<file path="flow/design.v">
module huffman(clk, reset, gray_valid, gray_data, CNT_valid, CNT1, CNT2, CNT3, CNT4, CNT5, CNT6,
    code_valid, HC1, HC2, HC3, HC4, HC5, HC6, M1, M2, M3, M4, M5, M6);
input clk;
input reset;
input gray_valid;
input [7:0] gray_data;
output CNT_valid;
output [7:0] CNT1, CNT2, CNT3, CNT4, CNT5, CNT6;
output code_valid;
output [7:0] HC1, HC2, HC3, HC4, HC5, HC6;
output [7:0] M1, M2, M3, M4, M5, M6;
parameter Wait = 0;
parameter GetData = 1;
parameter Bubble = 2;
parameter Calculate = 3;
parameter Reorder = 4;
parameter Done = 5;
reg [2:0] state;
reg [7:0] gray_data_ [1:6];    
reg [5:0] group_ [1:6];        
reg [7:0] huffman_code [1:6];
reg [7:0] Mi_ [1:6];
reg [6:0] data_count;
reg [2:0] x, y;                
reg [2:0] last;                
reg [2:0] z;                   
reg finishGetData, finish;
assign CNT1 = gray_data_[1];
assign CNT2 = gray_data_[2];
assign CNT3 = gray_data_[3];
assign CNT4 = gray_data_[4];
assign CNT5 = gray_data_[5];
assign CNT6 = gray_data_[6];
assign CNT_valid = finishGetData;
assign HC1 = huffman_code[1];
assign HC2 = huffman_code[2];
assign HC3 = huffman_code[3];
assign HC4 = huffman_code[4];
assign HC5 = huffman_code[5];
assign HC6 = huffman_code[6];
assign M1 = Mi_[1];
assign M2 = Mi_[2];
assign M3 = Mi_[3];
assign M4 = Mi_[4];
assign M5 = Mi_[5];
assign M6 = Mi_[6];
assign code_valid = finish;
wire [7:0] upper_w = gray_data_[last - 3'd1];
wire [7:0] lower_w = gray_data_[last];
wire [5:0] upper_g = group_[last - 3'd1];
wire [5:0] lower_g = group_[last];
integer i;
always@(posedge clk)begin
  finishGetData <= 1'b0;
  finish <= 1'b0;
  if(reset)begin
	state <= Wait;
	data_count <= 7'd0;
	x <= 3'd1;
	y <= 3'd1;
	z <= 3'd1;
	last <= 3'd6;
	for(i = 1;i < 7;i = i + 1)begin
		gray_data_[i] <= 8'd0;
		group_[i] <= 6'd1 << (i - 1);
		Mi_[i] <= 8'd0;
		huffman_code[i] <= 8'd0;
	end
  end
  else begin
	case(state)
		Wait, GetData:begin
			if(gray_valid)begin
				state <= GetData;
				for(i = 1;i < 7;i = i + 1)
					if(gray_data == i)
						gray_data_[i] <= gray_data_[i] + 8'd1;
				data_count <= data_count + 7'd1;
				if(data_count == 7'd99)begin
					finishGetData <= 1'b1;
					state <= Bubble;
				end
			end
		end
		Bubble:begin
			if(gray_data_[x] < gray_data_[x + 3'd1])begin
				gray_data_[x] <= gray_data_[x + 3'd1];
				gray_data_[x + 3'd1] <= gray_data_[x];
				group_[x] <= group_[x + 3'd1];
				group_[x + 3'd1] <= group_[x];
			end
			if((x + y) < 6)
				x <= x + 3'd1;
			else begin
				x <= 3'd1;
				if(y == 3'd5)
					state <= Calculate;
				else
					y <= y + 3'd1;
			end
		end
		Calculate:begin
			for(i = 1;i < 7;i = i + 1)begin
				if(lower_g[i - 1])begin
					huffman_code[i] <= huffman_code[i] | (Mi_[i] + 8'd1);
					Mi_[i] <= {Mi_[i][6:0], 1'b1};
				end
				if(upper_g[i - 1])
					Mi_[i] <= {Mi_[i][6:0], 1'b1};
			end
			gray_data_[last - 3'd1] <= upper_w + lower_w;
			group_[last - 3'd1] <= upper_g | lower_g;
			last <= last - 3'd1;
			z <= last - 3'd1;
			if(last == 3'd2)begin
				finish <= 1'b1;
				state <= Done;
			end
			else
				state <= Reorder;
		end
		Reorder:begin
			if(z >= 3'd2 && gray_data_[z - 3'd1] < gray_data_[z])begin
				gray_data_[z] <= gray_data_[z - 3'd1];
				gray_data_[z - 3'd1] <= gray_data_[z];
				group_[z] <= group_[z - 3'd1];
				group_[z - 3'd1] <= group_[z];
				z <= z - 3'd1;
			end
			else
				state <= Calculate;
		end
		default:
			state <= Done;
	endcase
  end
end
endmodule
</file>
<file path="flow/run.sh">
#!/bin/bash
# the make line also repeats each setting of config.mk as NAME=value (left out here)
make -C /OpenROAD-flow-scripts/flow DESIGN_CONFIG=/design/flow/config.mk WORK_HOME=/design/flow/orfs CLKGATE_MAP_FILE= finish
</file>
<file path="flow/config.mk">
export PLATFORM = sky130hd
export DESIGN_NAME = huffman
export DESIGN_NICKNAME = huffman
export VERILOG_FILES = /design/flow/design.v
export SDC_FILE = /design/flow/constraint.sdc
export NUM_CORES = 4
export LEC_CHECK = 0
export CAP_MARGIN = 20
export CELL_PAD_IN_SITES_DETAIL_PLACEMENT = 1
export CELL_PAD_IN_SITES_GLOBAL_PLACEMENT = 0
export CORE_MARGIN = 2
export CORE_UTILIZATION = 69
export GPL_ROUTABILITY_DRIVEN = 1
export MAX_ROUTING_LAYER = met5
export PLACE_DENSITY_LB_ADDON = 0.13
export SLEW_MARGIN = 20
</file>
<file path="flow/constraint.sdc">
create_clock -name core_clock -period 8.53 [get_ports {clk}]
set_input_delay 1.7060 -clock core_clock [delete_from_list [all_inputs] [get_ports {clk}]]
set_output_delay 1.7060 -clock core_clock [all_outputs]
set_load 0.01 [all_outputs]
</file>
==> results_slide.txt, run 1 <==
Flow Results at a Glance

Logic synthesis
  – Proportion of synthesized area in mux cells: 21.13%
  – Top-area cell share: 20.99%
  – Yosys aoi share: 15.53%
  – Net Count, Synth: 1,620
  – Most used flip-flop cell after synthesis: dfxtp_1
  – Count of flip-flops with a built-in enable after synthesis: 112
  – Post-synthesis cell area: 16,020 sq um
  – Most instantiated library cell after synthesis: nor2_1
  – Yosys warning tally: 3
  – FA/HA/MAJ Cells, Area Fraction: 3.686%
  – Yosys stat cell total: 1,563
  – Top area cell types: edfxtp_1 21%, dfxtp_1 16%, mux4_2 11%
  – Total cell area reported by yosys after synthesis: 16,020 sq um
  – Count of unique library cells instantiated by Yosys: 79
  – Syn Area/Cell: 10.25 sq um
  – Library cell with the largest summed area after synthesis: edfxtp_1
  – Leading cell types by count after synthesis: 182 x nor2_1, 128 x dfxtp_1, 125 x nand2_1
  – Flip-flop and latch count after synthesis: 240
  – Xor+xnor area frac: 5.030%
  – Dominant kind of combinational cell: multiplexers
  – Synthesized netlist cell count: 1,563
  – Proportion of synthesized chip area in sequential cells: 36.99%
  – Synth async-reset ratio: 0%
  – Simple-gate share of the synthesized area: 14.14%

Die
  – Starting density of the core: 70.55%
  – Ports: 157
  – Die span in x: 156.4 microns
  – Total die size: 24,450 sq um
  – Placeable core region: 22,710 sq um
  – Number of placement rows: 55
  – Vert. Die Dim: 156.4 microns

Outcome
  – Run status: aborted with a tool error
  – First logged error message: [ERROR DPL-0033] detailed placement checks failed during check placement.
  – Step where the flow halted: detailed placement (3_5_place_dp)

Placed design
  – Count of port buffers added during placement: 156
  – Final Wtd Congestion: 1.033
## through the flow
step              total power, mW  hold slack [ns]  setup WS, ns  instances  area, sq um
floorplan                   1.346           0.4444         1.076       1563        16020
global placement            1.408           0.4471         1.070       1945        17820
==> run 2, diff against run 1 <==
ABC_AREA = 0   (was default)
CAP_MARGIN = 0   (was 20)
CELL_PAD_IN_SITES_DETAIL_PLACEMENT = default   (was 1)
CELL_PAD_IN_SITES_GLOBAL_PLACEMENT = default   (was 0)
CORE_UTILIZATION = 72   (was 69)
CTS_CLUSTER_DIAMETER = 373   (was default)
CTS_CLUSTER_SIZE = 100   (was default)
GPL_ROUTABILITY_DRIVEN = default   (was 1)
MAX_ROUTING_LAYER = default   (was met5)
PLACE_DENSITY_LB_ADDON = default   (was 0.13)
TNS_END_PERCENT = 5   (was default)
clock period = 4.52 ns   (was 8.53 ns; I/O delays follow)
==> run 2 against run 1 <==
  * The run fails in global routing (5_1_grt)
  * Synthesized cell count stayed put
  * Die area fell by 4.1%
  * Area after synthesis unchanged
==> results_slide.txt, run 2 <==
Flow Results at a Glance

CTS
  – Buffer cell driving the clock tree root: clkbuf_16
  – CTS HTree Levels: 1
  – CTS max path bufs: 3
  – Number of clock sinks seen by CTS: 240
  – Post-cts hold-fix buffer tally: 0
  – CTS buffer count: 6

Outcome
  – Step where the flow halted: global routing (5_1_grt)
  – First logged error message: [ERROR GRT-0232] Routing congestion too high. Check the congestion heatmap in the GUI.
  – Run status: aborted with a tool error

Logic synthesis
  – Post-synthesis cell area: 16,020 sq um
  – Yosys aoi share: 15.53%
  – Yosys warning tally: 3
  – Library cell with the largest summed area after synthesis: edfxtp_1
  – Top-area cell share: 20.99%
  – Syn Area/Cell: 10.25 sq um
  – Most instantiated library cell after synthesis: nor2_1
  – Yosys stat cell total: 1,563
  – Simple-gate share of the synthesized area: 14.14%
  – Count of unique library cells instantiated by Yosys: 79
  – Most used flip-flop cell after synthesis: dfxtp_1
  – Synth async-reset ratio: 0%
  – Dominant kind of combinational cell: multiplexers
  – Xor+xnor area frac: 5.030%
  – Flip-flop and latch count after synthesis: 240
  – Proportion of synthesized chip area in sequential cells: 36.99%
  – Synthesized netlist cell count: 1,563
  – Proportion of synthesized area in mux cells: 21.13%
  – Top area cell types: edfxtp_1 21%, dfxtp_1 16%, mux4_2 11%
  – Count of flip-flops with a built-in enable after synthesis: 112
  – Net Count, Synth: 1,620
  – Leading cell types by count after synthesis: 182 x nor2_1, 128 x dfxtp_1, 125 x nand2_1
  – FA/HA/MAJ Cells, Area Fraction: 3.686%
  – Total cell area reported by yosys after synthesis: 16,020 sq um

Die
  – Vert. Die Dim: 153.2 microns
  – Starting density of the core: 73.41%
  – Placeable core region: 21,820 sq um
  – Die span in x: 153.2 microns
  – Number of placement rows: 54
  – Total die size: 23,460 sq um
  – Ports: 157

Global routing
  – GR Overflow Total: 3,202
  – Total routing resource utilization after global routing: 113.2%

Placed design
  – Dpl hpwl: 45.48 mm
  – Final Wtd Congestion: 1.071
  – Count of port buffers added during placement: 156
-- run 2: stage by stage --
stage,instance area (sq um),hold slack [ns],setup WS [ns],std cells
floorplan,16190,0.4444,-1.061,1563
detailed placement,20040,0.4597,-1.248,2196
global placement,20040,0.4469,-1.073,2196
CTS,20860,0.4965,-0.2738,2232
-- run 2: repair_timing --
action / in CTS
cloned: 2
setup endpoints to repair: 224
gates resized: 73
setup buffers: 26
pin swaps: 21
-- run 2: per-layer routing --
metal  overflow  global-route usage, %
met5         25                  72.67
met2       2196                  145.8
met4        659                  124.7
met1        143                  97.92
met3        179                  90.53
==> run 3, diff against run 2 <==
ABC_AREA = default   (was 0)
CAP_MARGIN = 35   (was 0)
CELL_PAD_IN_SITES_DETAIL_PLACEMENT = 0   (was default)
CELL_PAD_IN_SITES_GLOBAL_PLACEMENT = 3   (was default)
CORE_ASPECT_RATIO = 1.69   (was default)
CORE_UTILIZATION = 59   (was 72)
CTS_CLUSTER_DIAMETER = 148   (was 373)
CTS_CLUSTER_SIZE = default   (was 100)
GPL_TIMING_DRIVEN = 1   (was default)
MAX_ROUTING_LAYER = met4   (was default)
MIN_ROUTING_LAYER = met2   (was default)
PLACE_DENSITY = 0.61   (was default)
SETUP_SLACK_MARGIN = -0.1   (was default)
TNS_END_PERCENT = 15   (was 5)
clock period = 5.71 ns   (was 4.52 ns; I/O delays follow)
==> run 3 against run 2 <==
  * The run fails in global placement without I/O (3_1_place_gp_skip_io)
  * Die area up 22%
  * Area after synthesis unchanged
  * Synthesized cell count unchanged
==> results_slide.txt, run 3 <==
Flow Results at a Glance

Outcome
  – Run status: aborted with a tool error
  – Step where the flow halted: global placement without I/O (3_1_place_gp_skip_io)
  – First logged error message: [ERROR GPL-0301] Utilization 117.116 % exceeds 100%.

Logic synthesis
  – Most instantiated library cell after synthesis: nor2_1
  – Count of flip-flops with a built-in enable after synthesis: 112
  – Yosys warning tally: 3
  – Yosys stat cell total: 1,563
  – Yosys aoi share: 15.53%
  – Top area cell types: edfxtp_1 21%, dfxtp_1 16%, mux4_2 11%
  – Proportion of synthesized area in mux cells: 21.13%
  – Dominant kind of combinational cell: multiplexers
  – Top-area cell share: 20.99%
  – Synth async-reset ratio: 0%
  – FA/HA/MAJ Cells, Area Fraction: 3.686%
  – Leading cell types by count after synthesis: 182 x nor2_1, 128 x dfxtp_1, 125 x nand2_1
  – Library cell with the largest summed area after synthesis: edfxtp_1
  – Most used flip-flop cell after synthesis: dfxtp_1
  – Xor+xnor area frac: 5.030%
  – Net Count, Synth: 1,620
  – Count of unique library cells instantiated by Yosys: 79
  – Syn Area/Cell: 10.25 sq um
  – Post-synthesis cell area: 16,020 sq um
  – Total cell area reported by yosys after synthesis: 16,020 sq um
  – Simple-gate share of the synthesized area: 14.14%
  – Synthesized netlist cell count: 1,563
  – Flip-flop and latch count after synthesis: 240
  – Proportion of synthesized chip area in sequential cells: 36.99%

Die
  – Vert. Die Dim: 218.2 microns
  – Starting density of the core: 59.91%
  – Die span in x: 130.8 microns
  – Placeable core region: 26,740 sq um
  – Total die size: 28,530 sq um
  – Number of placement rows: 78
==> run 4, diff against run 3 <==
CAP_MARGIN = 20   (was 35)
CELL_PAD_IN_SITES_DETAIL_PLACEMENT = default   (was 0)
CELL_PAD_IN_SITES_GLOBAL_PLACEMENT = default   (was 3)
CORE_ASPECT_RATIO = default   (was 1.69)
CORE_UTILIZATION = 61   (was 59)
CTS_CLUSTER_DIAMETER = 49   (was 148)
GPL_TIMING_DRIVEN = default   (was 1)
HOLD_SLACK_MARGIN = 0.28   (was default)
MAX_ROUTING_LAYER = default   (was met4)
MIN_ROUTING_LAYER = default   (was met2)
PLACE_DENSITY = default   (was 0.61)
SETUP_SLACK_MARGIN = 1.03   (was -0.1)
TNS_END_PERCENT = default   (was 15)
clock period = 3.49 ns   (was 5.71 ns; I/O delays follow)
==> run 4 against run 3 <==
  * Now fails the layout checks on negative setup slack
  * Synthesized cell count did not move
  * Die area fell by 3.4%
  * Area after synthesis did not move
==> results_slide.txt, run 4 <==
Physical Implementation Snapshot

Power and ir drop
  – Largest voltage drop on the vdd net: 486.5 uV
  – Logic pwr share: 7.9%
  – Final Total Pwr: 6.822 mW
  – Net Switching: 1.634 mW
  – Proportion of total power due to net switching: 23.96%
  – Clock network fraction of total power: 47.7%
  – Internal power component: 5.188 mW
  – Static Leakage: 9.262 nW
  – Sequential share of power: 44.4%
  – Power Density: 302.8 nW/um^2
  – Sequential group power: 3.03 mW
  – P_clk: 3.25 mW
  – Comb group: 0.542 mW
  – Top contributor to total power: clock

Detailed routing
  – Routed wire per std cell: 26.54 microns
  – DRC violation total after the first TritonRoute iteration: 2,128
  – Number of remaining DRC errors: 0
  – Inserted Diodes: 0
  – Number of nets still failing antenna checks after routing: 0
  – Average via count per standard cell: 6.900
  – Total via count in the routed design: 16.50k
  – Final wirelength: 63.47 mm
  – First-pass DRT Iterations: 8

Hold path
  – Hold Crit Start: huffman_code[4][2]$_SDFFE_PP0P_
  – Endpoint of the worst hold path: huffman_code[4][2]$_SDFFE_PP0P_
  – WHS Path Cells: 2
  – Worst Hold Class: reg -> reg

Die
  – Starting density of the core: 61.83%
  – Total die size: 27,580 sq um
  – Ports: 157
  – Die span in x: 166.1 microns
  – Vert. Die Dim: 166.1 microns
  – Placeable core region: 25,910 sq um
  – Number of placement rows: 59

Global routing
  – Pin count of the biggest net entering global routing: 113
  – Wire length of the first global-routing pass: 93.62 mm
  – Number of global-route vias before repair: 16.12k
  – GR Overflow Total: 0
  – Number of antenna violations at the first check in global routing: 2
  – Total routing resource utilization after global routing: 43.49%

Logic synthesis
  – Top area cell types: edfxtp_1 21%, dfxtp_1 16%, mux4_2 11%
  – Synth async-reset ratio: 0%
  – Simple-gate share of the synthesized area: 14.14%
  – Library cell with the largest summed area after synthesis: edfxtp_1
  – Yosys stat cell total: 1,563
  – Yosys aoi share: 15.53%
  – Post-synthesis cell area: 16,020 sq um
  – Top-area cell share: 20.99%
  – Count of flip-flops with a built-in enable after synthesis: 112
  – Most used flip-flop cell after synthesis: dfxtp_1
  – Count of unique library cells instantiated by Yosys: 79
  – Most instantiated library cell after synthesis: nor2_1
  – FA/HA/MAJ Cells, Area Fraction: 3.686%
  – Leading cell types by count after synthesis: 182 x nor2_1, 128 x dfxtp_1, 125 x nand2_1
  – Syn Area/Cell: 10.25 sq um
  – Dominant kind of combinational cell: multiplexers
  – Flip-flop and latch count after synthesis: 240
  – Net Count, Synth: 1,620
  – Total cell area reported by yosys after synthesis: 16,020 sq um
  – Synthesized netlist cell count: 1,563
  – Proportion of synthesized area in mux cells: 21.13%
  – Xor+xnor area frac: 5.030%
  – Yosys warning tally: 3
  – Proportion of synthesized chip area in sequential cells: 36.99%

Final timing
  – Transition at the pin with the smallest max-transition slack: 1.094 ns
  – Final-report hold violation count: 0
  – Final Max Slew Viols: 0
  – Minimum setup slack in the final design: -1.424 ns
  – Final setup skew: 0.02790 ns
  – Worst slew slack as a fraction of its limit: 27.05%
  – Worst slack on hold paths: 0.4703 ns
  – Shortest period the worst path allows: 4.914 ns
  – Final Cycle Share: 140.8%
  – Setup repair after global routing missed its margin: true
  – Max Clk Rate: 203.5 MHz
  – Final setup violation count: 231

Setup path
  – Family with the most delay on the worst path: multiplexers
  – Reg-to-reg slack, setup: -1.42 ns
  – Data required time at the worst endpoint: 3.80 ns
  – Worst reg2reg startpoint: state[5]$_DFF_P_
  – CP Launch Type: flop
  – Depth of the critical timing path with buffers and inverters included: 18
  – Worst R2R End: group_[0][2]$_DFFE_PP_
  – Most numerous cell on the critical path: buf_12
  – Slowest CP cell: mux4_2
  – Crit path cell chain: nor2b_4 > mux2i_4 > buf_12 > buf_12 > mux4_2 > nand2_1 > o21ai_2 > ha_1 > a221oi_4 > o41a_1 > buf_4 > buf_6 > o22ai_2 > buf_12 > mux2_2 > o22ai_1 > o31ai_4 > mux2_4
  – Path type of the worst setup path: reg -> reg
  – Delay of the slowest cell on the worst path: 0.53 ns
  – Data arrival, critical path: 5.23 ns
  – Critical path buffers and inverters: 5
  – Sort of element at the end of the critical path: flop
  – Cell count of the worst reg-to-reg path: 18
  – CP startpoint: state[5]$_DFF_P_
  – Worst setup path endpoint: group_[0][2]$_DFFE_PP_
  – Max FO, Critical Path: 29

Cells and area
  – Final nets: 2,092
  – Comb area: 10,140 sq um
  – Count of filler cells inserted in the layout: 1,228
  – Post-synthesis to final-layout area growth: 40.64%
  – Register area: 5931 sq um

CTS
  – Clock edge transition at the registers on the reported setup and hold paths: 0.07 ns
  – Post-cts hold-fix buffer tally: 0
  – Number of clock sinks seen by CTS: 240
  – CTS HTree Levels: 1
  – CTS tree: built
  – CTS buffer count: 28
  – CTS max path bufs: 3
  – Insertion delay to the later sink of the worst-skew pair: 0.57 ns
  – Buffer cell driving the clock tree root: clkbuf_16

Placed design
  – Count of port buffers added during placement: 156
  – Dpl hpwl: 43.49 mm
  – Final Wtd Congestion: 1.015

Outcome
  – Run status: failed layout checks
  – Layout checks that failed: negative setup slack

Run
  – Tool warnings: 43
  – Total of max-cap violations: 0
run 4: routing by layer:
layer	track usage (%)	vias up	wire, microns
met5	0	-	11
met4	20.60	2	3840
met3	12.42	336	8164
met2	69.85	1420	29180
met1	54.49	7891	22270
li1	-	6849	-
run 4: what timing repair did:
| item | in CTS | in global routing |
|---|---|---|
| endpoints found under the setup margin | 304 | 341 |
| buffers inserted | 9 | 15 |
| pin swaps | 13 | 10 |
| cloned | 1 | 1 |
| resized | 90 | 31 |
run 4: stage by stage:
stage	setup WS (ns)	instances	instance area, sq um	setup TNS [ns]	util [%]
after floorplan	-1.887	1563	16210	-335.91	-
after global placement	-1.740	2314	20690	-314.35	79.84
after detailed placement	-1.810	2314	20690	-327.62	79.84
after CTS	-1.232	2375	22260	-183.03	85.91
after global routing	-1.522	2391	22530	-283.92	86.96
final	-1.424	2391	22530	-256.27	86.96
run 4: layout make-up:
class	instances	area share, %
Clock buffer	32	3.404
Clock inverter	19	1.116
Inverter	46	0.7719
Multi-Input combinational cell	1187	45.01
Sequential cell	240	26.32
Tap cell	335	1.860
Timing Repair Buffer	532	21.52
==> run 5, diff against run 4 <==
CORE_UTILIZATION = 71   (was 61)
CTS_CLUSTER_DIAMETER = default   (was 49)
CTS_CLUSTER_SIZE = 37   (was default)
HOLD_SLACK_MARGIN = -0.1   (was 0.28)
SETUP_SLACK_MARGIN = default   (was 1.03)
clock period = 3.05 ns   (was 3.49 ns; I/O delays follow)
==> run 5 against run 4 <==
  * Synthesized cell count unchanged
  * Area after synthesis unchanged
  * Die area down 14%
  * The flow now stops in clock tree synthesis (4_1_cts)
==> results_slide.txt, run 5 <==
Flow Results at a Glance

Placed design
  – Inst Count DP: 2,251
  – Count of port buffers added during placement: 156
  – Post-place instance area: 20,480 sq um
  – Final Wtd Congestion: 1.067
  – Worst slack, placed: -2.461 ns
  – Dpl hpwl: 47.89 mm

Logic synthesis
  – Proportion of synthesized chip area in sequential cells: 36.99%
  – FA/HA/MAJ Cells, Area Fraction: 3.686%
  – Most instantiated library cell after synthesis: nor2_1
  – Syn Area/Cell: 10.25 sq um
  – Yosys stat cell total: 1,563
  – Count of unique library cells instantiated by Yosys: 79
  – Library cell with the largest summed area after synthesis: edfxtp_1
  – Net Count, Synth: 1,620
  – Top area cell types: edfxtp_1 21%, dfxtp_1 16%, mux4_2 11%
  – Flip-flop and latch count after synthesis: 240
  – Total cell area reported by yosys after synthesis: 16,020 sq um
  – Proportion of synthesized area in mux cells: 21.13%
  – Simple-gate share of the synthesized area: 14.14%
  – Leading cell types by count after synthesis: 182 x nor2_1, 128 x dfxtp_1, 125 x nand2_1
  – Yosys warning tally: 3
  – Top-area cell share: 20.99%
  – Most used flip-flop cell after synthesis: dfxtp_1
  – Synthesized netlist cell count: 1,563
  – Count of flip-flops with a built-in enable after synthesis: 112
  – Dominant kind of combinational cell: multiplexers
  – Yosys aoi share: 15.53%
  – Post-synthesis cell area: 16,020 sq um
  – Xor+xnor area frac: 5.030%
  – Synth async-reset ratio: 0%

Die
  – Placeable core region: 21,960 sq um
  – Ports: 157
  – Starting density of the core: 72.96%
  – Number of placement rows: 54
  – Die span in x: 154.2 microns
  – Total die size: 23,780 sq um
  – Vert. Die Dim: 154.2 microns

Outcome
  – Step where the flow halted: clock tree synthesis (4_1_cts)
  – First logged error message: [ERROR DPL-0038] Utilization greater than 100%, impossible to legalize
  – Run status: aborted with a tool error
-- run 5: through the flow --
step	utilization, %	total power [mW]	TNS (ns)
floorplan	-	3.771	-418.10
global placement	93.29	4.048	-396.19
detailed placement	93.29	4.091	-461.14
==> run 6, diff against run 5 <==
CORE_UTILIZATION = 40   (was 71)
CTS_CLUSTER_SIZE = default   (was 37)
HOLD_SLACK_MARGIN = default   (was -0.1)
clock period = 10.4 ns   (was 3.05 ns; I/O delays follow)
==> run 6 against run 5 <==
  * Now clean on timing, DRC and antenna
  * Area after synthesis unchanged
  * Die area grew 75%
  * Synthesized cell count is the same
==> results_slide.txt, run 6 <==
Physical Implementation Snapshot

Outcome
  – Run status: timing/DRC/antenna clean

Power and ir drop
  – Power Density: 112.5 nW/um^2
  – Clock network fraction of total power: 46.5%
  – Sequential share of power: 48.0%
  – Proportion of total power due to net switching: 23.86%
  – Largest voltage drop on the vdd net: 135.5 uV
  – Final Total Pwr: 2.145 mW
  – Internal power component: 1.633 mW
  – Sequential group power: 1.03 mW
  – Comb group: 0.118 mW
  – Net Switching: 0.5117 mW
  – P_clk: 0.998 mW
  – Static Leakage: 7.189 nW
  – Top contributor to total power: sequential cells
  – Logic pwr share: 5.5%

Logic synthesis
  – Top-area cell share: 20.99%
  – Synth async-reset ratio: 0%
  – Library cell with the largest summed area after synthesis: edfxtp_1
  – Simple-gate share of the synthesized area: 14.14%
  – Yosys stat cell total: 1,563
  – Leading cell types by count after synthesis: 182 x nor2_1, 128 x dfxtp_1, 125 x nand2_1
  – Total cell area reported by yosys after synthesis: 16,020 sq um
  – Post-synthesis cell area: 16,020 sq um
  – Yosys warning tally: 3
  – Proportion of synthesized area in mux cells: 21.13%
  – Xor+xnor area frac: 5.030%
  – Most instantiated library cell after synthesis: nor2_1
  – Net Count, Synth: 1,620
  – Syn Area/Cell: 10.25 sq um
  – Count of unique library cells instantiated by Yosys: 79
  – Count of flip-flops with a built-in enable after synthesis: 112
  – Dominant kind of combinational cell: multiplexers
  – FA/HA/MAJ Cells, Area Fraction: 3.686%
  – Most used flip-flop cell after synthesis: dfxtp_1
  – Synthesized netlist cell count: 1,563
  – Yosys aoi share: 15.53%
  – Proportion of synthesized chip area in sequential cells: 36.99%
  – Flip-flop and latch count after synthesis: 240
  – Top area cell types: edfxtp_1 21%, dfxtp_1 16%, mux4_2 11%

Hold path
  – Endpoint of the worst hold path: huffman_code[2][4]$_SDFFE_PP0P_
  – WHS Path Cells: 2
  – Hold Crit Start: huffman_code[2][4]$_SDFFE_PP0P_
  – Worst Hold Class: reg -> reg

Setup path
  – Family with the most delay on the worst path: AND-OR/OR-AND gates
  – Reg-to-reg slack, setup: 2.93 ns
  – Depth of the critical timing path with buffers and inverters included: 17
  – Cell count of the worst reg-to-reg path: 13
  – Worst setup path endpoint: group_[7][5]$_DFFE_PP_
  – Delay of the slowest cell on the worst path: 0.80 ns
  – Data required time at the worst endpoint: 10.82 ns
  – CP Launch Type: input pin
  – Path type of the worst setup path: in -> reg
  – Max FO, Critical Path: 53
  – CP startpoint: reset
  – Sort of element at the end of the critical path: flop
  – Slowest CP cell: mux2i_1
  – Worst reg2reg startpoint: z[0]$_SDFFE_PP1N_
  – Data arrival, critical path: 8.18 ns
  – Worst R2R End: gray_data_[1][6]$_DFFE_PP_
  – Most numerous cell on the critical path: or2_2
  – Critical path buffers and inverters: 2
  – Crit path cell chain: buf_4 > nand2b_1 > nor2_1 > a21oi_4 > nand2_1 > a311oi_1 > a21oi_1 > inv_1 > ha_1 > or2_2 > a221oi_1 > o41a_1 > or2_2 > mux2i_1 > o22ai_1 > o31ai_2 > mux2_2

Detailed routing
  – Average via count per standard cell: 6.211
  – Routed wire per std cell: 24.45 microns
  – Number of remaining DRC errors: 0
  – Final wirelength: 54.57 mm
  – Number of nets still failing antenna checks after routing: 0
  – DRC violation total after the first TritonRoute iteration: 1,504
  – Total via count in the routed design: 13.86k
  – First-pass DRT Iterations: 8
  – Inserted Diodes: 0

Global routing
  – Number of global-route vias before repair: 13.02k
  – Pin count of the biggest net entering global routing: 83
  – Number of antenna violations at the first check in global routing: 0
  – GR Overflow Total: 0
  – Total routing resource utilization after global routing: 25.78%
  – Wire length of the first global-routing pass: 81.81 mm

Cells and area
  – Final nets: 1,743
  – Post-synthesis to final-layout area growth: 18.99%

CTS
  – Insertion delay to the later sink of the worst-skew pair: 0.57 ns
  – Number of gates resized after cts: 0
  – CTS tree: built
  – Post-cts hold-fix buffer tally: 0
  – Clock edge transition at the registers on the reported setup and hold paths: 0.06 ns
  – Post-CTS repair timing setup buffer count: 0
  – CTS HTree Levels: 1
  – Buffer cell driving the clock tree root: clkbuf_16
  – Number of clock sinks seen by CTS: 240
  – CTS buffer count: 28
  – CTS max path bufs: 3

Final timing
  – Setup repair after global routing missed its margin: false
  – Final Max Slew Viols: 0
  – Final-report hold violation count: 0
  – Shortest period the worst path allows: 7.758 ns
  – Final setup violation count: 0
  – Max Clk Rate: 128.9 MHz
  – Transition at the pin with the smallest max-transition slack: 1.175 ns
  – Summed negative setup slack over all endpoints: 0 ns
  – Final setup skew: 0.01795 ns
  – Final Cycle Share: 74.60%
  – Worst slew slack as a fraction of its limit: 21.27%

Die
  – Starting density of the core: 40.41%
  – Die span in x: 204.1 microns
  – Vert. Die Dim: 204.1 microns
  – Total die size: 41,670 sq um
  – Number of placement rows: 73
  – Ports: 157
  – Placeable core region: 39,640 sq um

Placed design
  – Final Wtd Congestion: 0.9707
  – Count of port buffers added during placement: 156
  – Dpl hpwl: 39.01 mm

Run
  – Tool warnings: 36
  – Total of max-cap violations: 0
==> run 6: metal layers <==
metal / wire length, microns / GRT usage [%] / share of wire [%]
met1: 22430 / 35.35 / 41
met2: 24010 / 39.24 / 44
met3: 6333 / 7.334 / 12
met4: 1799 / 8.256 / 3.3
met5: 0 / 0 / 0
==> run 6: final cells by class <==
| type | instances | area (sq um) |
|---|---|---|
| Clock buffer | 36 | 783.3 |
| Clock inverter | 15 | 157.7 |
| Fill cell | 3636 | 20580 |
| Multi-Input combinational cell | 1187 | 9597 |
| Inverter | 46 | 172.7 |
| Sequential cell | 240 | 5926 |
| Timing Repair Buffer | 183 | 1769 |
| Tap cell | 525 | 656.9 |
==> run 6: metrics by stage <==
stage	hold WS [ns]	setup slack, ns	cells	utilization [%]	cell area, sq um
6_report	0.4660	2.642	2232	48.09	19060
5_1_grt	0.4962	2.310	2232	48.09	19060
4_1_cts	0.4705	2.616	2231	48.01	19030
3_5_place_dp	0.4553	2.066	2180	45.64	18090
3_3_place_gp	0.4496	2.192	2180	45.64	18090
2_1_floorplan	0.4444	2.572	1563	-	16020
==> run 7, diff against run 6 <==
ABC_AREA = 1   (was default)
CORE_UTILIZATION = 71   (was 40)
CTS_CLUSTER_SIZE = 74   (was default)
clock period = 2.8 ns   (was 10.4 ns; I/O delays follow)
==> run 7 against run 6 <==
  * The flow now stops in clock tree synthesis (4_1_cts)
  * Synthesized cell count up 59%
  * Area after synthesis grew 5.8%
  * Die area is 40% lower
==> results_slide.txt, run 7 <==
Flow Results at a Glance

Die
  – Ports: 157
  – Die span in x: 158.5 microns
  – Number of placement rows: 56
  – Starting density of the core: 72.21%
  – Vert. Die Dim: 158.5 microns
  – Total die size: 25,120 sq um
  – Placeable core region: 23,470 sq um

Logic synthesis
  – Flip-flop and latch count after synthesis: 240
  – Total cell area reported by yosys after synthesis: 16,950 sq um
  – Net Count, Synth: 2,535
  – Synth async-reset ratio: 0%
  – Yosys stat cell total: 2,478
  – Top-area cell share: 19.84%
  – Post-synthesis cell area: 16,950 sq um
  – Most used flip-flop cell after synthesis: dfxtp_1
  – Dominant kind of combinational cell: simple AND/OR/NAND/NOR gates
  – Yosys aoi share: 20.04%
  – FA/HA/MAJ Cells, Area Fraction: 3.484%
  – Library cell with the largest summed area after synthesis: edfxtp_1
  – Yosys warning tally: 3
  – Top area cell types: edfxtp_1 20%, dfxtp_1 15%, nand2_1 14%
  – Syn Area/Cell: 6.840 sq um
  – Proportion of synthesized area in mux cells: 0%
  – Leading cell types by count after synthesis: 619 x nand2_1, 267 x nand3_1, 249 x o21ai_0
  – Count of flip-flops with a built-in enable after synthesis: 112
  – Most instantiated library cell after synthesis: nand2_1
  – Proportion of synthesized chip area in sequential cells: 34.96%
  – Synthesized netlist cell count: 2,478
  – Count of unique library cells instantiated by Yosys: 49
  – Simple-gate share of the synthesized area: 30.09%
  – Xor+xnor area frac: 2.680%

Placed design
  – Dpl hpwl: 57.76 mm
  – Worst slack, placed: -1.814 ns
  – Count of port buffers added during placement: 156
  – Post-place instance area: 21,750 sq um
  – Final Wtd Congestion: 1.122

Outcome
  – Run status: aborted with a tool error
  – Step where the flow halted: clock tree synthesis (4_1_cts)
  – First logged error message: [ERROR DPL-0038] Utilization greater than 100%, impossible to legalize
## run 7: per-stage QoR
stage / util (%) / cells
2_1_floorplan: - / 2478
3_3_place_gp: 92.67 / 3209
3_5_place_dp: 92.67 / 3209
==> run 8, diff against run 7 <==
ABC_AREA = default   (was 1)
CORE_UTILIZATION = 58   (was 71)
CTS_CLUSTER_DIAMETER = 86   (was default)
CTS_CLUSTER_SIZE = default   (was 74)
SETUP_SLACK_MARGIN = 0.67   (was default)
clock period = 3.62 ns   (was 2.8 ns; I/O delays follow)
==> run 8 against run 7 <==
  * The layout now fails its checks (negative setup slack)
  * Die area increased by 15%
  * Area after synthesis down 5.5%
  * Synthesized cell count is 37% lower
==> results_slide.txt, run 8 <==
Physical Implementation Snapshot

Outcome
  – Run status: failed layout checks
  – Layout checks that failed: negative setup slack

Setup path
  – Delay of the slowest cell on the worst path: 0.55 ns
  – Depth of the critical timing path with buffers and inverters included: 16
  – Crit path cell chain: nor2b_4 > mux2i_4 > buf_6 > buf_6 > mux4_2 > nor2_4 > nor2_4 > ha_4 > a221oi_4 > o41a_1 > or2_4 > mux2i_4 > clkbuf_16 > mux4_2 > mux2_4 > mux2_4
  – CP Launch Type: flop
  – Path type of the worst setup path: reg -> reg
  – Critical path buffers and inverters: 3
  – Sort of element at the end of the critical path: flop
  – Worst R2R End: group_[0][4]$_DFFE_PP_
  – Reg-to-reg slack, setup: -1.36 ns
  – Family with the most delay on the worst path: multiplexers
  – CP startpoint: state[5]$_DFF_P_
  – Worst setup path endpoint: group_[0][4]$_DFFE_PP_
  – Slowest CP cell: mux4_2
  – Data arrival, critical path: 5.27 ns
  – Data required time at the worst endpoint: 3.92 ns
  – Max FO, Critical Path: 8
  – Cell count of the worst reg-to-reg path: 16
  – Worst reg2reg startpoint: state[5]$_DFF_P_

Logic synthesis
  – Count of unique library cells instantiated by Yosys: 79
  – Top area cell types: edfxtp_1 21%, dfxtp_1 16%, mux4_2 11%
  – Net Count, Synth: 1,620
  – Library cell with the largest summed area after synthesis: edfxtp_1
  – Leading cell types by count after synthesis: 182 x nor2_1, 128 x dfxtp_1, 125 x nand2_1
  – Dominant kind of combinational cell: multiplexers
  – Count of flip-flops with a built-in enable after synthesis: 112
  – Proportion of synthesized area in mux cells: 21.13%
  – FA/HA/MAJ Cells, Area Fraction: 3.686%
  – Xor+xnor area frac: 5.030%
  – Proportion of synthesized chip area in sequential cells: 36.99%
  – Syn Area/Cell: 10.25 sq um
  – Simple-gate share of the synthesized area: 14.14%
  – Total cell area reported by yosys after synthesis: 16,020 sq um
  – Yosys stat cell total: 1,563
  – Synth async-reset ratio: 0%
  – Most used flip-flop cell after synthesis: dfxtp_1
  – Post-synthesis cell area: 16,020 sq um
  – Top-area cell share: 20.99%
  – Synthesized netlist cell count: 1,563
  – Most instantiated library cell after synthesis: nor2_1
  – Yosys aoi share: 15.53%
  – Yosys warning tally: 3
  – Flip-flop and latch count after synthesis: 240

Detailed routing
  – Final wirelength: 67.12 mm
  – DRC violation total after the first TritonRoute iteration: 2,789
  – Number of remaining DRC errors: 0
  – Routed wire per std cell: 27.33 microns
  – Total via count in the routed design: 17.02k
  – First-pass DRT Iterations: 11
  – Average via count per standard cell: 6.932
  – Number of nets still failing antenna checks after routing: 0

Global routing
  – GR Overflow Total: 0
  – Pin count of the biggest net entering global routing: 67
  – Number of global-route vias before repair: 15.86k
  – Total routing resource utilization after global routing: 40.94%
  – Wire length of the first global-routing pass: 90.30 mm
  – Number of antenna violations at the first check in global routing: 0

Power and ir drop
  – Largest voltage drop on the vdd net: 578.8 uV
  – Top contributor to total power: sequential cells
  – Sequential share of power: 47.3%
  – P_clk: 2.69 mW
  – Internal power component: 4.653 mW
  – Power Density: 261.1 nW/um^2
  – Proportion of total power due to net switching: 24.67%
  – Logic pwr share: 9.1%
  – Comb group: 0.564 mW
  – Final Total Pwr: 6.176 mW
  – Sequential group power: 2.92 mW
  – Clock network fraction of total power: 43.5%
  – Static Leakage: 9.684 nW
  – Net Switching: 1.524 mW

CTS
  – Insertion delay to the later sink of the worst-skew pair: 0.55 ns
  – CTS max path bufs: 3
  – CTS tree: built
  – CTS buffer count: 27
  – Buffer cell driving the clock tree root: clkbuf_16
  – Clock edge transition at the registers on the reported setup and hold paths: 0.07 ns
  – Number of clock sinks seen by CTS: 240
  – CTS HTree Levels: 1
  – Post-cts hold-fix buffer tally: 0

Die
  – Number of placement rows: 60
  – Vert. Die Dim: 170.2 microns
  – Total die size: 28,970 sq um
  – Ports: 157
  – Starting density of the core: 59.28%
  – Placeable core region: 27,030 sq um
  – Die span in x: 170.2 microns

Placed design
  – Count of port buffers added during placement: 156
  – Inst Count DP: 2,334
  – Post-place instance area: 20,790 sq um
  – Final Wtd Congestion: 1.002
  – Dpl hpwl: 42.62 mm
  – Worst slack, placed: -1.696 ns

Cells and area
  – Post-synthesis to final-layout area growth: 47.66%
  – Fin area: 23,660 sq um
  – Final nets: 2,151
  – Cell Count, Final, Fillers Out: 2,456

Run
  – Total of max-cap violations: 0
  – Tool warnings: 41

Final timing
  – Max Clk Rate: 201.0 MHz
  – Final setup violation count: 230
  – Final Max Slew Viols: 0
  – Transition at the pin with the smallest max-transition slack: 1.126 ns
  – Final Cycle Share: 137.4%
  – Setup repair after global routing missed its margin: true
  – Summed negative setup slack over all endpoints: -222.84 ns
  – Shortest period the worst path allows: 4.976 ns
  – Final setup skew: 0.01736 ns
  – Minimum setup slack in the final design: -1.356 ns
  – Worst slew slack as a fraction of its limit: 24.73%
  – Final-report hold violation count: 0

Hold path
  – Worst Hold Class: reg -> reg
  – Endpoint of the worst hold path: huffman_code[6][1]$_SDFFE_PP0P_
  – Hold Crit Start: huffman_code[6][1]$_SDFFE_PP0P_
  – WHS Path Cells: 2
[run 8: layer usage]
layer	wire length, microns	GRT usage [%]
met5	45	0
met4	4805	18.39
met3	9107	8.791
met2	30260	66.56
met1	22900	52.71
[run 8: metrics by stage]
step                      utilization (%)  hold slack [ns]
after global placement              76.92           0.4461
after detailed placement            76.92           0.4555
final                               87.53           0.4659
after floorplan                         -           0.4444
after global routing                87.52           0.4866
after CTS                           84.06           0.4717
[run 8: timing repair]
item | in CTS | in global routing
endpoints found under the setup margin | 232 | 232
pin swaps | 33 | 74
setup buffers | 32 | 35
gates resized | 155 | 149
gates cloned | 3 | 2
[run 8: cell type report]
type | count | area, sq um
Multi-Input combinational cell | 1187 | 10730
Inverter | 46 | 180.2
Clock inverter | 10 | 70.07
Tap cell | 341 | 426.7
Antenna cell | 1 | 2.502
Clock buffer | 39 | 787.0
Sequential cell | 240 | 5932
Timing Repair Buffer | 592 | 5529
Fill cell | 1322 | 3371
==> run 9, diff against run 8 <==
CORE_UTILIZATION = 70   (was 58)
CTS_CLUSTER_DIAMETER = 29   (was 86)
CTS_CLUSTER_SIZE = 15   (was default)
SETUP_SLACK_MARGIN = 0.69   (was 0.67)
clock period = 5.56 ns   (was 3.62 ns; I/O delays follow)
==> run 9 against run 8 <==
  * The run now fails in global routing (5_1_grt)
  * Die area fell by 17%
  * Synthesized cell count did not move
  * Area after synthesis did not move
==> results_slide.txt, run 9 <==
Flow Results at a Glance

Logic synthesis
  – Flip-flop and latch count after synthesis: 240
  – Simple-gate share of the synthesized area: 14.14%
  – Top-area cell share: 20.99%
  – Syn Area/Cell: 10.25 sq um
  – Count of flip-flops with a built-in enable after synthesis: 112
  – Library cell with the largest summed area after synthesis: edfxtp_1
  – Proportion of synthesized area in mux cells: 21.13%
  – FA/HA/MAJ Cells, Area Fraction: 3.686%
  – Most used flip-flop cell after synthesis: dfxtp_1
  – Proportion of synthesized chip area in sequential cells: 36.99%
  – Yosys stat cell total: 1,563
  – Count of unique library cells instantiated by Yosys: 79
  – Synth async-reset ratio: 0%
  – Dominant kind of combinational cell: multiplexers
  – Xor+xnor area frac: 5.030%
  – Net Count, Synth: 1,620
  – Leading cell types by count after synthesis: 182 x nor2_1, 128 x dfxtp_1, 125 x nand2_1
  – Most instantiated library cell after synthesis: nor2_1
  – Yosys warning tally: 3
  – Synthesized netlist cell count: 1,563
  – Top area cell types: edfxtp_1 21%, dfxtp_1 16%, mux4_2 11%
  – Yosys aoi share: 15.53%
  – Total cell area reported by yosys after synthesis: 16,020 sq um
  – Post-synthesis cell area: 16,020 sq um

Outcome
  – Run status: aborted with a tool error
  – Step where the flow halted: global routing (5_1_grt)
  – First logged error message: [ERROR GRT-0232] Routing congestion too high. Check the congestion heatmap in the GUI.

Placed design
  – Post-place instance area: 18,790 sq um
  – Count of port buffers added during placement: 156
  – Final Wtd Congestion: 1.041
  – Dpl hpwl: 38.67 mm
  – Worst slack, placed: -0.2714 ns

CTS
  – CTS HTree Levels: 2
  – Number of clock sinks seen by CTS: 240
  – CTS max path bufs: 3
  – CTS buffer count: 49
  – Buffer cell driving the clock tree root: clkbuf_16

Die
  – Die span in x: 155.3 microns
  – Vert. Die Dim: 155.3 microns
  – Starting density of the core: 70.98%
  – Total die size: 24,110 sq um
  – Ports: 157
  – Number of placement rows: 55
  – Placeable core region: 22,570 sq um

Global routing
  – Total routing resource utilization after global routing: 110.2%
  – GR Overflow Total: 2,933
==> run 9: what timing repair did <==
item | in CTS
hold buffers | 0
resized | 33
setup endpoints to repair | 194
setup buffers | 7
pin swaps | 2
==> run 9: per-stage QoR <==
step	std cells	power, mW
4_1_cts	2141	5.168
3_3_place_gp	2045	2.177
2_1_floorplan	1563	2.069
3_5_place_dp	2045	2.186
==> run 9: per-layer routing <==
metal	global-route usage, %	GRT overflow
met5	72.67	40
met2	139.9	1925
met1	95.68	154
met4	124.6	634
met3	88.61	180
==> run 10, diff against run 9 <==
ABC_AREA = 1   (was default)
CAP_MARGIN = 25   (was 20)
CELL_PAD_IN_SITES_GLOBAL_PLACEMENT = 1   (was default)
CORE_MARGIN = 9   (was 2)
CORE_UTILIZATION = 40   (was 70)
CTS_CLUSTER_DIAMETER = 210   (was 29)
CTS_CLUSTER_SIZE = default   (was 15)
GPL_ROUTABILITY_DRIVEN = 1   (was default)
HOLD_SLACK_MARGIN = -0.04   (was default)
SETUP_SLACK_MARGIN = default   (was 0.69)
SLEW_MARGIN = 40   (was 20)
clock period = 6.2 ns   (was 5.56 ns; I/O delays follow)
==> run 10 against run 9 <==
  * Now clean on timing, DRC and antenna
  * Die area rose by 110%
  * Area after synthesis is 5.8% higher
  * Synthesized cell count grew 59%
==> results_slide.txt, run 10 <==
Physical Implementation Snapshot

Power and ir drop
  – Proportion of total power due to net switching: 25.23%
  – Logic pwr share: 6.2%
  – Clock network fraction of total power: 46.9%
  – Static Leakage: 8.696 nW
  – Top contributor to total power: sequential cells
  – Power Density: 182.1 nW/um^2
  – Largest voltage drop on the vdd net: 198.7 uV
  – Comb group: 0.226 mW
  – Net Switching: 0.9190 mW
  – Sequential group power: 1.71 mW
  – Internal power component: 2.724 mW
  – P_clk: 1.71 mW
  – Sequential share of power: 46.9%

Setup path
  – Critical path buffers and inverters: 3
  – Worst R2R End: gray_data_[5][3]$_DFFE_PP_
  – Data required time at the worst endpoint: 6.43 ns
  – Depth of the critical timing path with buffers and inverters included: 17
  – Worst reg2reg startpoint: z[1]$_SDFFE_PP0N_
  – Slowest CP cell: a2111oi_4
  – Max FO, Critical Path: 21
  – Path type of the worst setup path: reg -> reg
  – Sort of element at the end of the critical path: flop
  – Crit path cell chain: inv_1 > ha_1 > inv_1 > buf_4 > a21oi_1 > a221oi_1 > a31oi_1 > ha_1 > nand2_1 > nor2_1 > a2111oi_4 > nand3_4 > nand2_1 > nand2_1 > nor2_4 > nand2_2 > nand4_1
  – Cell count of the worst reg-to-reg path: 17
  – Data arrival, critical path: 5.83 ns
  – Family with the most delay on the worst path: simple AND/OR/NAND/NOR gates
  – CP startpoint: z[1]$_SDFFE_PP0N_
  – CP Launch Type: flop
  – Most numerous cell on the critical path: nand2_1
  – Worst setup path endpoint: gray_data_[5][3]$_DFFE_PP_
  – Reg-to-reg slack, setup: 0.60 ns
  – Delay of the slowest cell on the worst path: 0.51 ns

Detailed routing
  – Number of nets still failing antenna checks after routing: 0
  – Average via count per standard cell: 5.706
  – Total via count in the routed design: 17.97k
  – Routed wire per std cell: 22.77 microns
  – DRC violation total after the first TritonRoute iteration: 1,889
  – Final wirelength: 71.73 mm
  – Number of remaining DRC errors: 0
  – First-pass DRT Iterations: 7

Logic synthesis
  – Count of flip-flops with a built-in enable after synthesis: 112
  – Flip-flop and latch count after synthesis: 240
  – Synthesized netlist cell count: 2,478
  – FA/HA/MAJ Cells, Area Fraction: 3.484%
  – Library cell with the largest summed area after synthesis: edfxtp_1
  – Yosys stat cell total: 2,478
  – Dominant kind of combinational cell: simple AND/OR/NAND/NOR gates
  – Most instantiated library cell after synthesis: nand2_1
  – Proportion of synthesized area in mux cells: 0%
  – Xor+xnor area frac: 2.680%
  – Yosys warning tally: 3
  – Leading cell types by count after synthesis: 619 x nand2_1, 267 x nand3_1, 249 x o21ai_0
  – Synth async-reset ratio: 0%
  – Total cell area reported by yosys after synthesis: 16,950 sq um
  – Post-synthesis cell area: 16,950 sq um
  – Count of unique library cells instantiated by Yosys: 49
  – Net Count, Synth: 2,535
  – Proportion of synthesized chip area in sequential cells: 34.96%
  – Top-area cell share: 19.84%
  – Most used flip-flop cell after synthesis: dfxtp_1
  – Top area cell types: edfxtp_1 20%, dfxtp_1 15%, nand2_1 14%
  – Syn Area/Cell: 6.840 sq um
  – Yosys aoi share: 20.04%
  – Simple-gate share of the synthesized area: 30.09%

Final timing
  – Final setup violation count: 0
  – Setup repair after global routing missed its margin: false
  – Max Clk Rate: 178.7 MHz
  – Final Max Slew Viols: 0
  – Worst slew slack as a fraction of its limit: 37.27%
  – Final Cycle Share: 90.27%
  – Shortest period the worst path allows: 5.597 ns
  – Transition at the pin with the smallest max-transition slack: 0.9410 ns
  – Summed negative setup slack over all endpoints: 0 ns
  – Final-report hold violation count: 0
  – Final setup skew: 0.02547 ns
  – Minimum setup slack in the final design: 0.6030 ns

Placed design
  – Inst Count DP: 3,089
  – Dpl hpwl: 53.80 mm
  – Count of port buffers added during placement: 156
  – Final Wtd Congestion: 0.9539
  – Worst slack, placed: -0.1883 ns

Hold path
  – WHS Path Cells: 2
  – Hold Crit Start: huffman_code[6][4]$_SDFFE_PP0P_
  – Worst Hold Class: reg -> reg
  – Endpoint of the worst hold path: huffman_code[6][4]$_SDFFE_PP0P_

CTS
  – Clock edge transition at the registers on the reported setup and hold paths: 0.06 ns
  – Insertion delay to the later sink of the worst-skew pair: 0.59 ns
  – CTS max path bufs: 3
  – CTS buffer count: 30
  – Post-cts hold-fix buffer tally: 0
  – CTS HTree Levels: 1
  – Buffer cell driving the clock tree root: clkbuf_16
  – CTS tree: built
  – Number of clock sinks seen by CTS: 240

Cells and area
  – Post-synthesis to final-layout area growth: 18.06%
  – Cell Count, Final, Fillers Out: 3,150
  – Final nets: 2,650

Die
  – Number of placement rows: 74
  – Total die size: 50,110 sq um
  – Vert. Die Dim: 223.8 microns
  – Ports: 157
  – Starting density of the core: 40.95%
  – Placeable core region: 41,390 sq um
  – Die span in x: 223.8 microns

Run
  – Total of max-cap violations: 0
  – Tool warnings: 38

Global routing
  – GR Overflow Total: 0
  – Number of antenna violations at the first check in global routing: 0
  – Number of global-route vias before repair: 16.48k
  – Wire length of the first global-routing pass: 106.7 mm
  – Pin count of the biggest net entering global routing: 70
  – Total routing resource utilization after global routing: 27.56%

Outcome
  – Run status: timing/DRC/antenna clean
## run 10: repair_timing
item / in CTS / in global routing
buffers inserted: 0 / 4
setup endpoints to repair: 0 / 48
resized: 0 / 13
## run 10: metal layers
layer  GRT usage (%)  wire (microns)  vias to the layer above
li1                -               -                     8601
met1           40.12           32790                     8404
met3           8.427            8462                       78
met5           1.367              96                        -
met4           4.446             934                        2
met2           39.61           29440                      889
## run 10: per-stage QoR
step	cell area, sq um	hold WS, ns	utilization [%]	total power [mW]
after global placement	18950	0.4377	45.79	1.959
after floorplan	16950	0.4359	-	1.848
after global routing	20010	0.4730	48.34	3.748
after CTS	19930	0.4543	48.14	3.664
after detailed placement	18970	0.4425	45.83	1.959
final	20010	0.4522	48.35	3.643
## run 10: area by class of cell
cell class                 instances  area (sq um)
multi-input combinational       1882          9613
inverter                         233         878.3
sequential                       240          5926
timing repair buffer             206          1968
fill                            4271         21380
clock buffer                      42         829.5
antenna                            1         2.502
tap                              532         665.6
clock inverter                    14         126.4
==> run 11, diff against run 10 <==
ABC_AREA = default   (was 1)
CAP_MARGIN = 20   (was 25)
CELL_PAD_IN_SITES_GLOBAL_PLACEMENT = default   (was 1)
CORE_MARGIN = 2   (was 9)
CTS_CLUSTER_DIAMETER = default   (was 210)
GPL_ROUTABILITY_DRIVEN = default   (was 1)
HOLD_SLACK_MARGIN = default   (was -0.04)
SETUP_SLACK_MARGIN = 0.51   (was default)
SLEW_MARGIN = 20   (was 40)
clock period = 6.0 ns   (was 6.2 ns; I/O delays follow)
==> run 11 against run 10 <==
  * Non-clock buffer count increased by 38
  * First-iteration DRC count shrank 15%
  * Clock skew is 0.00084 ns lower
  * Via count shrank 24%
  * Routed wire length shrank 29%
  * Sequential power is 4% higher
  * Critical endpoint is now group_[0][0]$_DFFE_PP_
  * Worst hold slack better by 0.012 ns
  * Setup slack gained 0.066 ns
==> results_slide.txt, run 11 <==
Physical Implementation Snapshot

Die
  – Ports: 157
  – Die span in x: 204.1 microns
  – Vert. Die Dim: 204.1 microns
  – Starting density of the core: 40.41%
  – Placeable core region: 39,640 sq um
  – Number of placement rows: 73
  – Total die size: 41,670 sq um

Cells and area
  – Post-synthesis to final-layout area growth: 22.61%
  – Fin area: 19,640 sq um
  – Final nets: 1,804
  – Register area: 5927 sq um
  – Count of filler cells inserted in the layout: 3,654
  – Comb area: 9696 sq um

Setup path
  – Critical path buffers and inverters: 3
  – Sort of element at the end of the critical path: flop
  – Crit path cell chain: buf_4 > nor2b_4 > mux2i_4 > buf_4 > mux4_2 > nor2_1 > nor2_1 > ha_1 > a221oi_2 > o41a_1 > or2_4 > mux2i_4 > buf_12 > mux4_2 > mux2_4 > mux2_4
  – Data arrival, critical path: 5.62 ns
  – Max FO, Critical Path: 12
  – Cell count of the worst reg-to-reg path: 18
  – Path type of the worst setup path: in -> reg
  – Family with the most delay on the worst path: multiplexers
  – Delay of the slowest cell on the worst path: 0.53 ns
  – Depth of the critical timing path with buffers and inverters included: 16
  – Worst reg2reg startpoint: z[0]$_SDFFE_PP1N_
  – CP Launch Type: input pin
  – Slowest CP cell: mux4_2
  – Data required time at the worst endpoint: 6.29 ns
  – Reg-to-reg slack, setup: 0.72 ns
  – Worst setup path endpoint: group_[0][0]$_DFFE_PP_
  – Worst R2R End: gray_data_[1][1]$_DFFE_PP_
  – CP startpoint: reset

Logic synthesis
  – Proportion of synthesized chip area in sequential cells: 36.99%
  – Top area cell types: edfxtp_1 21%, dfxtp_1 16%, mux4_2 11%
  – Dominant kind of combinational cell: multiplexers
  – FA/HA/MAJ Cells, Area Fraction: 3.686%
  – Count of unique library cells instantiated by Yosys: 79
  – Post-synthesis cell area: 16,020 sq um
  – Library cell with the largest summed area after synthesis: edfxtp_1
  – Proportion of synthesized area in mux cells: 21.13%
  – Most used flip-flop cell after synthesis: dfxtp_1
  – Simple-gate share of the synthesized area: 14.14%
  – Yosys stat cell total: 1,563
  – Count of flip-flops with a built-in enable after synthesis: 112
  – Net Count, Synth: 1,620
  – Xor+xnor area frac: 5.030%
  – Top-area cell share: 20.99%
  – Synthesized netlist cell count: 1,563
  – Synth async-reset ratio: 0%
  – Syn Area/Cell: 10.25 sq um
  – Most instantiated library cell after synthesis: nor2_1
  – Yosys aoi share: 15.53%
  – Flip-flop and latch count after synthesis: 240
  – Yosys warning tally: 3
  – Total cell area reported by yosys after synthesis: 16,020 sq um
  – Leading cell types by count after synthesis: 182 x nor2_1, 128 x dfxtp_1, 125 x nand2_1

Global routing
  – Number of global-route vias before repair: 13.26k
  – Total routing resource utilization after global routing: 24.22%
  – Wire length of the first global-routing pass: 78.76 mm
  – GR Overflow Total: 0
  – Number of antenna violations at the first check in global routing: 0
  – Pin count of the biggest net entering global routing: 69

Placed design
  – Post-place instance area: 18,680 sq um
  – Count of port buffers added during placement: 156
  – Dpl hpwl: 39.79 mm
  – Final Wtd Congestion: 0.9714

CTS
  – Post-cts hold-fix buffer tally: 0
  – CTS HTree Levels: 1
  – Buffer cell driving the clock tree root: clkbuf_16
  – CTS tree: built
  – Insertion delay to the later sink of the worst-skew pair: 0.56 ns
  – Clock edge transition at the registers on the reported setup and hold paths: 0.06 ns
  – CTS buffer count: 28
  – Number of clock sinks seen by CTS: 240
  – CTS max path bufs: 3

Power and ir drop
  – Top contributor to total power: sequential cells
  – Comb group: 0.206 mW
  – Largest voltage drop on the vdd net: 215.1 uV
  – Sequential group power: 1.78 mW
  – Sequential share of power: 48.4%
  – Logic pwr share: 5.6%
  – Power Density: 187.6 nW/um^2
  – Internal power component: 2.839 mW
  – Clock network fraction of total power: 46.0%
  – P_clk: 1.70 mW
  – Net Switching: 0.8461 mW
  – Static Leakage: 7.567 nW
  – Proportion of total power due to net switching: 22.96%

Detailed routing
  – Total via count in the routed design: 13.74k
  – Number of remaining DRC errors: 0
  – Final wirelength: 51.03 mm
  – Routed wire per std cell: 22.26 microns
  – Number of nets still failing antenna checks after routing: 0
  – First-pass DRT Iterations: 6
  – DRC violation total after the first TritonRoute iteration: 1,612
  – Average via count per standard cell: 5.995
  – Inserted Diodes: 0

Final timing
  – Final Max Slew Viols: 0
  – Final-report hold violation count: 0
  – Max Clk Rate: 187.6 MHz
  – Final Cycle Share: 88.84%
  – Summed negative setup slack over all endpoints: 0 ns
  – Final setup skew: 0.02463 ns
  – Final setup violation count: 0
  – Transition at the pin with the smallest max-transition slack: 1.053 ns
  – Shortest period the worst path allows: 5.331 ns
  – Setup repair after global routing missed its margin: false
  – Worst slew slack as a fraction of its limit: 29.57%

Hold path
  – Hold Crit Start: huffman_code[3][7]$_SDFFE_PP0P_
  – Endpoint of the worst hold path: huffman_code[3][7]$_SDFFE_PP0P_
  – WHS Path Cells: 2
  – Worst Hold Class: reg -> reg

Run
  – Total of max-cap violations: 0
  – Tool warnings: 37

Outcome
  – Run status: timing/DRC/antenna clean
run 11: area by class of cell:
class | instances | area share, %
clock buffers | 40 | 4.109
multi-input cells | 1187 | 49.36
clock inverters | 10 | 0.5160
inverters | 46 | 0.8790
flip-flops and latches | 240 | 30.17
well taps | 525 | 3.344
repair buffers | 244 | 11.62
run 11: routing by layer:
layer | vias up | wire length, microns | global-route usage [%]
met3 | 62 | 4912 | 4.751
met2 | 648 | 22940 | 37.97
met1 | 6756 | 22210 | 34.36
met4 | 0 | 963 | 5.875
met5 | - | 0 | 0
li1 | 6274 | - | -
run 11: through the flow:
step	hold slack [ns]	utilization [%]	total power [mW]	setup WS (ns)	cells
detailed placement	0.4574	47.12	2.019	0.05911	2242
global placement	0.4486	47.12	2.015	0.1077	2242
CTS	0.4709	49.44	3.712	0.5366	2292
floorplan	0.4444	-	1.917	0.1232	1563
finish	0.4637	49.55	3.685	0.6693	2292
global route	0.4862	49.55	3.799	0.5079	2292
run 11: timing repair:
action	4_1_cts	5_1_grt
setup endpoints to repair	13	104
gates resized	2	10
buffers inserted	0	0
==> run 12, diff against run 11 <==
CORE_UTILIZATION = 59   (was 40)
SETUP_SLACK_MARGIN = 1.09   (was 0.51)
clock period = 4.18 ns   (was 6.0 ns; I/O delays follow)
==> run 12 against run 11 <==
  * Now fails the layout checks on negative setup slack
  * Area after synthesis is the same
  * Critical path depth grew 2
  * Die area shrank 32%
  * Clock skew shrank 0.0055 ns
  * Design area grew 13%
  * Flip-flop count is the same
  * Final cell count grew 3.1%
  * Routed wire length grew 10%
  * Clock power grew 35%
  * First-iteration DRC count grew 14%
  * Register-to-register slack lost 1.4 ns
  * Critical path type unchanged
  * Largest power group unchanged
==> results_slide.txt, run 12 <==
Physical Implementation Snapshot

Die
  – Number of placement rows: 60
  – Ports: 157
  – Die span in x: 168.8 microns
  – Starting density of the core: 59.78%
  – Vert. Die Dim: 168.8 microns
  – Total die size: 28,490 sq um
  – Placeable core region: 26,800 sq um

Logic synthesis
  – Yosys aoi share: 15.53%
  – Proportion of synthesized chip area in sequential cells: 36.99%
  – Flip-flop and latch count after synthesis: 240
  – Simple-gate share of the synthesized area: 14.14%
  – Top-area cell share: 20.99%
  – Total cell area reported by yosys after synthesis: 16,020 sq um
  – Leading cell types by count after synthesis: 182 x nor2_1, 128 x dfxtp_1, 125 x nand2_1
  – Count of unique library cells instantiated by Yosys: 79
  – Most instantiated library cell after synthesis: nor2_1
  – Most used flip-flop cell after synthesis: dfxtp_1
  – Yosys stat cell total: 1,563
  – Net Count, Synth: 1,620
  – Post-synthesis cell area: 16,020 sq um
  – Xor+xnor area frac: 5.030%
  – Dominant kind of combinational cell: multiplexers
  – Synthesized netlist cell count: 1,563
  – Proportion of synthesized area in mux cells: 21.13%
  – Synth async-reset ratio: 0%
  – FA/HA/MAJ Cells, Area Fraction: 3.686%
  – Library cell with the largest summed area after synthesis: edfxtp_1
  – Count of flip-flops with a built-in enable after synthesis: 112
  – Top area cell types: edfxtp_1 21%, dfxtp_1 16%, mux4_2 11%
  – Yosys warning tally: 3
  – Syn Area/Cell: 10.25 sq um

Global routing
  – Wire length of the first global-routing pass: 85.22 mm
  – GR Overflow Total: 0
  – Pin count of the biggest net entering global routing: 114
  – Total routing resource utilization after global routing: 38.62%
  – Number of global-route vias before repair: 15.05k
  – Number of antenna violations at the first check in global routing: 2

Final timing
  – Final setup skew: 0.01909 ns
  – Final Max Slew Viols: 0
  – Minimum setup slack in the final design: -0.7069 ns
  – Final Cycle Share: 116.9%
  – Max Clk Rate: 204.6 MHz
  – Transition at the pin with the smallest max-transition slack: 0.9860 ns
  – Worst slew slack as a fraction of its limit: 34.13%
  – Final setup violation count: 222
  – Final-report hold violation count: 0
  – Shortest period the worst path allows: 4.887 ns
  – Setup repair after global routing missed its margin: true

Setup path
  – Crit path cell chain: buf_8 > nor2b_4 > buf_4 > nor2_1 > a21oi_1 > buf_4 > buf_12 > mux2i_1 > inv_1 > ha_1 > a221oi_2 > o41a_1 > or2_4 > mux2i_4 > clkbuf_16 > mux4_2 > mux2_4 > mux2_4
  – Family with the most delay on the worst path: multiplexers
  – Data required time at the worst endpoint: 4.48 ns
  – Worst reg2reg startpoint: state[5]$_DFF_P_
  – Slowest CP cell: mux4_2
  – Max FO, Critical Path: 10
  – Critical path buffers and inverters: 6
  – Cell count of the worst reg-to-reg path: 17
  – Sort of element at the end of the critical path: flop
  – CP Launch Type: input pin
  – CP startpoint: reset
  – Worst setup path endpoint: group_[7][3]$_DFFE_PP_
  – Delay of the slowest cell on the worst path: 0.49 ns
  – Depth of the critical timing path with buffers and inverters included: 18
  – Reg-to-reg slack, setup: -0.66 ns
  – Path type of the worst setup path: in -> reg
  – Data arrival, critical path: 5.19 ns
  – Worst R2R End: group_[7][3]$_DFFE_PP_

Detailed routing
  – Highest routed metal layer: met5
  – Routed wire per std cell: 23.76 microns
  – Met3 WL post-DR: 6.689 mm
  – Average via count per standard cell: 6.562
  – Number of remaining DRC errors: 0
  – Number of nets still failing antenna checks after routing: 0
  – Total via count in the routed design: 15.51k
  – Inserted Diodes: 0
  – First-pass DRT Iterations: 8
  – Routed metal-1 wirelength: 20.78 mm
  – Detailed-routed wire length on met2: 26.12 mm
  – DRC violation total after the first TritonRoute iteration: 1,843
  – Final wirelength: 56.15 mm

Power and ir drop
  – Static Leakage: 9.036 nW
  – Sequential share of power: 48.2%
  – Power Density: 236.8 nW/um^2
  – Net Switching: 1.235 mW
  – Comb group: 0.425 mW
  – P_clk: 2.30 mW
  – Internal power component: 4.014 mW
  – Sequential group power: 2.53 mW
  – Largest voltage drop on the vdd net: 289.8 uV
  – Clock network fraction of total power: 43.7%
  – Logic pwr share: 8.1%
  – Proportion of total power due to net switching: 23.53%
  – Top contributor to total power: sequential cells

CTS
  – CTS HTree Levels: 1
  – Buffer cell driving the clock tree root: clkbuf_16
  – Clock edge transition at the registers on the reported setup and hold paths: 0.06 ns
  – CTS tree: built
  – Insertion delay to the later sink of the worst-skew pair: 0.55 ns
  – CTS max path bufs: 3
  – CTS buffer count: 26
  – Number of clock sinks seen by CTS: 240

Cells and area
  – Final nets: 2,061
  – Cell Count, Final, Fillers Out: 2,363
  – End-of-flow core utilization: 82.72%
  – Count of filler cells inserted in the layout: 1,626
  – Post-synthesis to final-layout area growth: 38.38%

Placed design
  – Inst Count DP: 2,287
  – Dpl hpwl: 41.49 mm
  – Count of port buffers added during placement: 156
  – Final Wtd Congestion: 1.027

Run
  – Total of max-cap violations: 0
  – Tool warnings: 43

Hold path
  – WHS Path Cells: 2
  – Hold Crit Start: huffman_code[4][1]$_SDFFE_PP0P_
  – Endpoint of the worst hold path: huffman_code[4][1]$_SDFFE_PP0P_
  – Worst Hold Class: reg -> reg

Outcome
  – Layout checks that failed: negative setup slack
  – Run status: failed layout checks
==> run 12: repair_timing <==
| item | 4_1_cts | 5_1_grt |
|---|---|---|
| endpoints found under the setup margin | 239 | 260 |
| gates resized | 87 | 33 |
| setup buffers | 20 | 8 |
| gates cloned | 2 | 0 |
| hold buffers | 0 | 0 |
| pin swaps | 29 | 20 |
==> run 12: layout make-up <==
| type | instances | area [sq um] | area share (%) |
|---|---|---|---|
| Sequential cell | 240 | 5933 | 26.76 |
| Timing Repair Buffer | 502 | 4559 | 20.57 |
| Multi-Input combinational cell | 1188 | 10210 | 46.08 |
| Clock inverter | 12 | 97.59 | 0.4402 |
| Tap cell | 341 | 426.7 | 1.925 |
| Clock buffer | 34 | 752.0 | 3.392 |
| Inverter | 46 | 185.2 | 0.8353 |
==> run 12: metrics by stage <==
stage	worst slack (ns)	TNS, ns	cell area [sq um]	hold slack [ns]	power (mW)
2_1_floorplan	-1.333	-205.13	16300	0.4444	2.752
3_3_place_gp	-1.168	-203.50	20470	0.4463	2.952
3_5_place_dp	-1.307	-228.00	20470	0.4568	2.963
4_1_cts	-0.6732	-58.89	21980	0.4726	5.246
5_1_grt	-0.8470	-98.87	22170	0.4950	5.375
6_report	-0.7069	-74.06	22170	0.4684	5.250
==> run 12: per-layer routing <==
layer | track usage (%) | vias up
met5 | 0 | -
met4 | 14.54 | 4
li1 | - | 6787
met1 | 50.41 | 7488
met2 | 62.22 | 1037
met3 | 9.984 | 190
No activity file was given, so power comes from the tool's default toggle rates.
